// hdmi
module hdmi
#(parameter FREQ=25200000, FS=48000, CTS=25200, N=6144)
 (
   input        I_CLK_PIXEL,
   input        I_RESET,      
   input [7:0]  I_R,
   input [7:0]  I_G,
   input [7:0]  I_B,
   input        I_BLANK,
   input        I_HSYNC,
   input        I_VSYNC,
   input        I_ASPECT_169,
   input        I_AUDIO_ENABLE,
   input [15:0] I_AUDIO_PCM_L,
   input [15:0] I_AUDIO_PCM_R,
   output [9:0] O_RED,    
   output [9:0] O_GREEN,  
   output [9:0] O_BLUE    
);
export LEC_CHECK = 0
export ABC_AREA = 1
export CAP_MARGIN = 5
export CORE_MARGIN = 2
export CORE_UTILIZATION = 72
export CTS_CLUSTER_SIZE = 94
export PLACE_DENSITY = 0.43
export SLEW_MARGIN = 20
export TNS_END_PERCENT = 20
create_clock -name core_clock -period 4.92 [get_ports {I_CLK_PIXEL}]
run.sh (not shown) runs the stock make flow with config.mk's settings and CLKGATE_MAP_FILE=.
The baseline completed and failed the layout checks on setup timing.
Rerun with:
--- a/flow/config.mk
+++ b/flow/config.mk
@@ -8,2 +8 @@
-export ABC_AREA = 1
-export CAP_MARGIN = 5
+export CAP_MARGIN = 20
@@ -11,3 +10,3 @@
-export CORE_UTILIZATION = 72
-export CTS_CLUSTER_SIZE = 94
-export PLACE_DENSITY = 0.43
+export CORE_UTILIZATION = 70
+export CTS_CLUSTER_SIZE = 35
+export SETUP_SLACK_MARGIN = 1.45
@@ -15 +13,0 @@
-export TNS_END_PERCENT = 20
==> flow/constraint.sdc (replaced) <==
create_clock -name core_clock -period 5.06 [get_ports {I_CLK_PIXEL}]
set_input_delay 1.0120 -clock core_clock [delete_from_list [all_inputs] [get_ports {I_CLK_PIXEL}]]
set_output_delay 1.0120 -clock core_clock [all_outputs]
set_load 0.01 [all_outputs]
What happened:
- The changed run finished but failed the layout checks on setup timing
- combinational power goes up by 40%
- die size goes up by 2.2%
- core utilization goes down by 1.9 points
- sequential cell count is unchanged
- maximum frequency goes down by 10%
- sequential power is about the same
- final cell count goes down by about 6%
- power goes up by about 18%
- first-iteration DRC count goes up by 9.2%
- design area is about the same
- synthesized area goes down by about 0.6%
Rerun with:
--- a/flow/config.mk
+++ b/flow/config.mk
@@ -7,0 +8 @@
+export ABC_AREA = 1
@@ -8,0 +10 @@
+export CELL_PAD_IN_SITES_GLOBAL_PLACEMENT = 0
@@ -10,3 +12,2 @@
-export CORE_UTILIZATION = 70
-export CTS_CLUSTER_SIZE = 35
-export SETUP_SLACK_MARGIN = 1.45
+export CORE_UTILIZATION = 38
+export PLACE_DENSITY_LB_ADDON = 0.29
@@ -13,0 +15 @@
+export TNS_END_PERCENT = 20
==> flow/constraint.sdc (replaced) <==
create_clock -name core_clock -period 5.4 [get_ports {I_CLK_PIXEL}]
set_input_delay 1.0800 -clock core_clock [delete_from_list [all_inputs] [get_ports {I_CLK_PIXEL}]]
set_output_delay 1.0800 -clock core_clock [all_outputs]
set_load 0.01 [all_outputs]
=>
- The changed run completed, yet does not pass: setup timing
- global-route usage is lower by 14 points
- non-clock buffer count rises by 15
- wire length shrinks by 8.5%
- power shrinks by 23%
- via count decreases by 2.0%
Rerun with:
--- a/flow/config.mk
+++ b/flow/config.mk
@@ -10 +9,0 @@
-export CELL_PAD_IN_SITES_GLOBAL_PLACEMENT = 0
@@ -12,2 +11,5 @@
-export CORE_UTILIZATION = 38
-export PLACE_DENSITY_LB_ADDON = 0.29
+export CORE_UTILIZATION = 25
+export CTS_CLUSTER_DIAMETER = 229
+export HOLD_SLACK_MARGIN = 0.29
+export MAX_ROUTING_LAYER = met5
+export MIN_ROUTING_LAYER = met2
@@ -15 +16,0 @@
-export TNS_END_PERCENT = 20
==> flow/constraint.sdc (replaced) <==
create_clock -name core_clock -period 10.0 [get_ports {I_CLK_PIXEL}]
set_input_delay 2.0000 -clock core_clock [delete_from_list [all_inputs] [get_ports {I_CLK_PIXEL}]]
set_output_delay 2.0000 -clock core_clock [all_outputs]
set_load 0.01 [all_outputs]
After rerunning: With this change the flow finished clean; utilization came out lower by 16 points; clock-buffer cell count fell by 18; clock skew rises by 23 ps; worst setup slack gains 2800 ps; non-clock buffer count shrinks by 190; routed wire length increases by a few percent; sequential share of layout area went up by 1.2 points.
Rerun with:
--- a/flow/config.mk
+++ b/flow/config.mk
@@ -8,2 +8,5 @@
-export ABC_AREA = 1
-export CAP_MARGIN = 20
+export ABC_AREA = 0
+export CAP_MARGIN = 30
+export CELL_PAD_IN_SITES_DETAIL_PLACEMENT = 2
+export CELL_PAD_IN_SITES_GLOBAL_PLACEMENT = 3
+export CORE_ASPECT_RATIO = 0.99
@@ -12,3 +15,3 @@
-export CTS_CLUSTER_DIAMETER = 229
-export HOLD_SLACK_MARGIN = 0.29
-export MAX_ROUTING_LAYER = met5
+export CTS_CLUSTER_DIAMETER = 187
+export HOLD_SLACK_MARGIN = 0.01
+export MAX_ROUTING_LAYER = met4
@@ -16 +19,2 @@
-export SLEW_MARGIN = 20
+export SETUP_SLACK_MARGIN = 0.76
+export SLEW_MARGIN = 0
Result: The changed run finished with timing, DRC and antenna clean; clock skew shrinks by 5.8 ps; wire length grows by 29%; sequential share of layout area shrinks by 0.59 points; sequential cell count does not change; critical path depth stays the same; core utilization grows by 0.50 points; maximum frequency grows by about 2.2%; die area shrinks by about 0.6%.

---

## wip/ember
Starting RTL as in the previous note.
clock: 10.0 ns
lec_check: 0
cap_margin: 40
core_aspect_ratio: 0.52
core_margin: 2
core_utilization: 30
cts_cluster_size: 95
gpl_routability_driven: 0
slew_margin: 40
The final layout from wip/ember, which completed every stage, passed the timing, design-rule and antenna checks at the end of the flow.
Edits applied to the flow inputs when going from wip/ember to wip/tundra:
# wip/ember
export LEC_CHECK = 0
export CAP_MARGIN = 40
export CORE_ASPECT_RATIO = 0.52
export CORE_MARGIN = 2
export CORE_UTILIZATION = 30
export CTS_CLUSTER_SIZE = 95
export GPL_ROUTABILITY_DRIVEN = 0
export SLEW_MARGIN = 40
create_clock -name core_clock -period 10.0 [get_ports {I_CLK_PIXEL}]
# wip/tundra
export LEC_CHECK = 0
export ABC_AREA = 1
export CAP_MARGIN = 20
export CORE_MARGIN = 2
export CORE_UTILIZATION = 57
export CTS_CLUSTER_SIZE = 94
export SLEW_MARGIN = 20
create_clock -name core_clock -period 6.28 [get_ports {I_CLK_PIXEL}]
Notes after the runs:
- Looking across wip/ember and wip/tundra, the single run that reached the end with no open violations was wip/ember.
- wip/tundra: flow complete, layout not clean; failing: negative setup slack
- Number of placement rows, wip/ember and wip/tundra: lower on wip/ember
- Compared with wip/ember, wip/tundra shows a higher met3 global-route usage.
- For wip/tundra, the most used routing layer in global routing was met2, unlike wip/ember, where it was met1.
- wip/tundra vs wip/ember — leakage power figure climbed by more than 10%
- wip/tundra: maximum frequency 28 MHz above wip/ember
- There was hardly any difference in clock sink count between wip/ember and wip/tundra.
- The minimum setup slack in the final design of wip/tundra is lower than that of wip/ember.
- Summary — cell area, wip/tundra relative to wip/ember: higher, by 0.0015 mm².
- Part of the power in combinational logic was lower in wip/ember than in wip/tundra.
- wip/tundra — area of the core region 0.066 mm² lower, wip/ember as reference
- When wip/tundra is measured against wip/ember, its area after synthesis turns out 0.63% higher.
Inputs modified between wip/tundra and wip/delta:
# wip/tundra
export LEC_CHECK = 0
export ABC_AREA = 1
export CAP_MARGIN = 20
export CORE_MARGIN = 2
export CORE_UTILIZATION = 57
export CTS_CLUSTER_SIZE = 94
export SLEW_MARGIN = 20
create_clock -name core_clock -period 6.28 [get_ports {I_CLK_PIXEL}]
# wip/delta
export LEC_CHECK = 0
export CAP_MARGIN = 10
export CORE_MARGIN = 2
export CORE_UTILIZATION = 68
export CTS_CLUSTER_SIZE = 35
export MAX_ROUTING_LAYER = met4
export SLEW_MARGIN = 20
create_clock -name core_clock -period 8.1 [get_ports {I_CLK_PIXEL}]
--- outcome ---
- No stage failed in wip/delta, and the final checks on the layout all came back clean.
- Delay of the slowest cell on the worst path: wip/delta < wip/tundra
- Count of inserted tapcells in wip/delta is about 14% lower than in wip/tundra
- What wip/tundra reported for combinational power has to be multiplied by 0.68 to get the figure for wip/delta.
- Comparing wip/tundra and wip/delta, sequential share of layout area is lower on wip/tundra.
- Between wip/tundra and wip/delta, die area decreased.
- Delta(final design instance area without fill, wip/delta - wip/tundra) < 0
- wip/delta: final worst slack higher than wip/tundra
For wip/raven, these inputs were changed with respect to wip/delta:
# wip/delta
export LEC_CHECK = 0
export CAP_MARGIN = 10
export CORE_MARGIN = 2
export CORE_UTILIZATION = 68
export CTS_CLUSTER_SIZE = 35
export MAX_ROUTING_LAYER = met4
export SLEW_MARGIN = 20
create_clock -name core_clock -period 8.1 [get_ports {I_CLK_PIXEL}]
# wip/raven
export LEC_CHECK = 0
export ABC_AREA = 0
export CAP_MARGIN = 10
export CORE_MARGIN = 2
export CORE_UTILIZATION = 72
export CTS_CLUSTER_SIZE = 35
export SETUP_SLACK_MARGIN = -0.45
export SLEW_MARGIN = 20
create_clock -name core_clock -period 5.0 [get_ports {I_CLK_PIXEL}]
- DRC marker count from the first detailed-route iteration on wip/raven is up relative to wip/delta.
- Compared to wip/delta, wip/raven has setup slack 3570 ps lower.
- wip/raven vs wip/delta on delay of the slowest critical-path stage: wip/raven is the higher one.
- | wip/raven | all stages done | FAIL | max-capacitance violations, max-slew violations, negative setup slack |
- Diff wip/raven and wip/delta: wire length on met3 higher in wip/raven
- Power share of the sequential group: wip/raven lower than wip/delta
- wip/raven ends up with lower cell row count than wip/delta does.
Modified inputs, wip/yarrow compared to wip/raven
# wip/raven
export LEC_CHECK = 0
export ABC_AREA = 0
export CAP_MARGIN = 10
export CORE_MARGIN = 2
export CORE_UTILIZATION = 72
export CTS_CLUSTER_SIZE = 35
export SETUP_SLACK_MARGIN = -0.45
export SLEW_MARGIN = 20
create_clock -name core_clock -period 5.0 [get_ports {I_CLK_PIXEL}]
# wip/yarrow
export LEC_CHECK = 0
export ABC_AREA = 1
export CAP_MARGIN = 20
export CORE_MARGIN = 2
export CORE_UTILIZATION = 64
export SLEW_MARGIN = 20
create_clock -name core_clock -period 10.9 [get_ports {I_CLK_PIXEL}]
Notes after the runs:
- wip/yarrow ended with every stage complete and zero timing, DRC or antenna violations.
- Compared with wip/raven, in wip/yarrow setup slack now sits higher; area share of buffers outside the clock network saw a decrease; clock-buffer cell count higher; simple-gate share of the synthesized area went down by 3.6 points.
- Of wip/raven and wip/yarrow, the run reporting the higher HPWL reported at the end of detailed placement was wip/raven.
- Going from wip/raven to wip/yarrow, the area used by multi-input combinational logic was found to have gone down by 0.0025 mm².
- Changes observed in wip/yarrow relative to wip/raven: overall routed net length fell by 24 mm; maximum clock frequency fell by 4.6%; detailed-routing wirelength on met1 fell by about 6%.
- Between wip/raven and wip/yarrow, the yosys stat chip area is lower for wip/raven.

---

== alpha ==
hdmi again, from the RTL that the note above started with.
Design hdmi, start of the top module:
module hdmi
#(parameter FREQ=25200000, FS=48000, CTS=25200, N=6144)
 (
   input        I_CLK_PIXEL,
   input        I_RESET,      
   input [7:0]  I_R,
   input [7:0]  I_G,
   input [7:0]  I_B,
   input        I_BLANK,
   input        I_HSYNC,
   input        I_VSYNC,
   input        I_ASPECT_169,
   input        I_AUDIO_ENABLE,
   input [15:0] I_AUDIO_PCM_L,
   input [15:0] I_AUDIO_PCM_R,
   output [9:0] O_RED,    
   output [9:0] O_GREEN,  
   output [9:0] O_BLUE    
);
==> flow/config.mk <==
export PLATFORM = sky130hd
export DESIGN_NAME = hdmi
export DESIGN_NICKNAME = hdmi
export VERILOG_FILES = /design/flow/design.v
export SDC_FILE = /design/flow/constraint.sdc
export NUM_CORES = 4
export LEC_CHECK = 0
export ABC_AREA = 1
export CAP_MARGIN = 5
export CELL_PAD_IN_SITES_DETAIL_PLACEMENT = 2
export CORE_ASPECT_RATIO = 0.63
export CORE_MARGIN = 5
export CORE_UTILIZATION = 27
export CTS_CLUSTER_SIZE = 95
export GPL_ROUTABILITY_DRIVEN = 0
export SLEW_MARGIN = 40
==> flow/constraint.sdc <==
create_clock -name core_clock -period 10.0 [get_ports {I_CLK_PIXEL}]
set_input_delay 2.0000 -clock core_clock [delete_from_list [all_inputs] [get_ports {I_CLK_PIXEL}]]
set_output_delay 2.0000 -clock core_clock [all_outputs]
set_load 0.01 [all_outputs]
alpha completed; timing, DRC and antenna clean
Input-level comparison between beta and alpha:
- CORE_MARGIN changed from 5 to 2
- SETUP_SLACK_MARGIN newly set to 1.27
- CELL_PAD_IN_SITES_DETAIL_PLACEMENT removed (was 2)
- HOLD_SLACK_MARGIN newly set to 0.29
- GPL_ROUTABILITY_DRIVEN removed (was 0)
- CORE_ASPECT_RATIO removed (was 0.63)
- CORE_UTILIZATION changed from 27 to 70
- CTS_CLUSTER_SIZE changed from 95 to 27
- the clock period (ns, I/O delays scaled along) changed from 10.0 to 5.0
==> results <==
- FAIL: beta; every other run in beta and alpha is clean
- | beta | all stages done | FAIL | setup timing |
- beta has number of antenna violations at the first check in global routing below what alpha had.
- Delta (beta minus alpha): non-filler instance count after layout decreased 1128, worst setup slack went down 2620 ps.
## Diff of input files: gamma against beta
- changing CORE_UTILIZATION from 70 to 30
- changing CAP_MARGIN from 5 to 20
- removing HOLD_SLACK_MARGIN (formerly 0.29)
- removing CTS_CLUSTER_SIZE (formerly 27)
- changing SLEW_MARGIN from 40 to 20
- removing ABC_AREA (formerly 1)
- removing SETUP_SLACK_MARGIN (formerly 1.27)
- changing the clock period (ns, I/O delays scaled along) from 5.0 to 9.0
## What came out
Looking at largest combinational cell category by area, the AND-OR/OR-AND gates result is from beta; the simple AND/OR/NAND/NOR gates one comes from gamma. Min total power across gamma and beta: gamma. gamma | stages: all done | timing, DRC, antenna: all pass. Side by side, count of nets after finishing turned out lower in gamma than in beta. beta → gamma: final non-filler cell area fell 1.8%, number of buffers outside the clock class in the layout lower. From beta to gamma the numbers moved as follows: worst path setup slack after routing went up by 2840 ps; total cell area reported by yosys after synthesis went down by 0.63%.
#### Input delta (delta over gamma)
- CAP_MARGIN changed from 20 to 10
- PLACE_DENSITY newly set to 0.64
- CTS_CLUSTER_SIZE newly set to 35
- CORE_UTILIZATION changed from 30 to 72
- MAX_ROUTING_LAYER newly set to met4
- the clock period (ns, I/O delays scaled along) changed from 9.0 to 6.75
[summary]
- Although it ran to completion, delta produced a layout that fails the final checks because of setup timing.
- Between gamma and delta, portion of the layout cell area used by non-clock buffers is lower for gamma, delta comes in above that.
- For final cell count without fillers, dividing the value from gamma by the value from delta gives 1.18.
- Total placed cells including tap cells: delta vs gamma down 1028
- Clock period minus worst slack, gamma and delta, higher one = gamma.
- Any difference in cell area between gamma and delta is small enough to ignore.
- Compared with gamma, fmax in delta increased by a few percent.
- Looking at cell with the largest stage delay on the worst path, the sky130_fd_sc_hd__fa_1 result is from gamma; the sky130_fd_sc_hd__fa_2 one comes from delta.
Input-level comparison between epsilon and delta:
- HOLD_SLACK_MARGIN: unset -> -0.09
- SETUP_SLACK_MARGIN: unset -> 1.83
- CTS_CLUSTER_DIAMETER: unset -> 27
[summary]
epsilon is listed as incomplete: the tool reported an error in global routing (5_1_grt) and the run ended there. The proportion of synthesized chip area in sequential cells of epsilon and that of delta are within noise of each other. Synthesized cell count: epsilon vs delta identical. Comparing epsilon with delta, the hold-fix buffer count after cts came out essentially unchanged. The number of buffers inserted to repair setup after CTS of epsilon exceeds that of delta by 6. There was hardly any difference in post-detailed-placement cell area between delta and epsilon.

---

== v48 ==
hdmi again, from the RTL that the note above started with.
export LEC_CHECK = 0
export CAP_MARGIN = 0
export CELL_PAD_IN_SITES_DETAIL_PLACEMENT = 1
export CORE_MARGIN = 2
export CORE_UTILIZATION = 16
export CTS_CLUSTER_DIAMETER = 89
export GPL_ROUTABILITY_DRIVEN = 1
export GPL_TIMING_DRIVEN = 0
export MAX_ROUTING_LAYER = met5
export MIN_ROUTING_LAYER = met1
export PLACE_DENSITY = 0.67
export SETUP_SLACK_MARGIN = 3.41
export SLEW_MARGIN = 20
create_clock -name core_clock -period 14.3 [get_ports {I_CLK_PIXEL}]
Inputs modified between v48 and v39:
Settings: clearing GPL_TIMING_DRIVEN, which used to be 0; swapping 0 for 20 in CAP_MARGIN; clearing MIN_ROUTING_LAYER, which used to be met1; clearing PLACE_DENSITY, which used to be 0.67; clearing GPL_ROUTABILITY_DRIVEN, which used to be 1; clearing MAX_ROUTING_LAYER, which used to be met5; clearing SETUP_SLACK_MARGIN, which used to be 3.41; clearing CTS_CLUSTER_DIAMETER, which used to be 89; clearing CELL_PAD_IN_SITES_DETAIL_PLACEMENT, which used to be 1; swapping 16 for 21 in CORE_UTILIZATION; swapping 14.3 for 10.9 in the clock period (ns, I/O delays scaled along).
--- outcome ---
v39: full flow OK, the timing, design-rule and antenna checks passed
Relative to v48, the number of clock buffers in the layout of v39 is higher by 14%.
Diff v48 -> v39: total via count in the routed design fell 3121, share of power burned in the clock network rose 2.2 points.
The inputs of v4 differ from those of v39 as listed below.
Settings: swapping 21 for 30 in CORE_UTILIZATION; swapping 10.9 for 10.0 in the clock period (ns, I/O delays scaled along).
--- outcome ---
Going from v39 to v4, the wire length was found to have gone down by 3.8%. v4 against v39: leakage power of the design essentially unchanged, total die size now sits lower, placed wire-length estimate after detailed placement fell 6.5%.
## Diff of input files: v6 against v4
Settings: SETUP_SLACK_MARGIN newly set to 1.3; CORE_UTILIZATION changed from 30 to 70; CTS_CLUSTER_SIZE newly set to 35; the clock period (ns, I/O delays scaled along) changed from 10.0 to 5.1.
The largest vdd supply drop in v6 was higher than what v4 gave. In v6 the implementation ran to completion but is not tape-out ready, as the final checks report negative setup slack. Min delay of the slowest cell on the worst path across v4 and v6: v6. Part of the total power dissipated in the clock network down 8.2 points in v6 wrt v4. v4 ended up with enc1.dc_bias[3] as its endpoint of the worst setup timing path; v6 ended up with enc2.dc_bias[3]. Number of clock-tree buffers in the layout in v6 is 12% below v4.
Power is estimated from default activity; no workload was simulated.
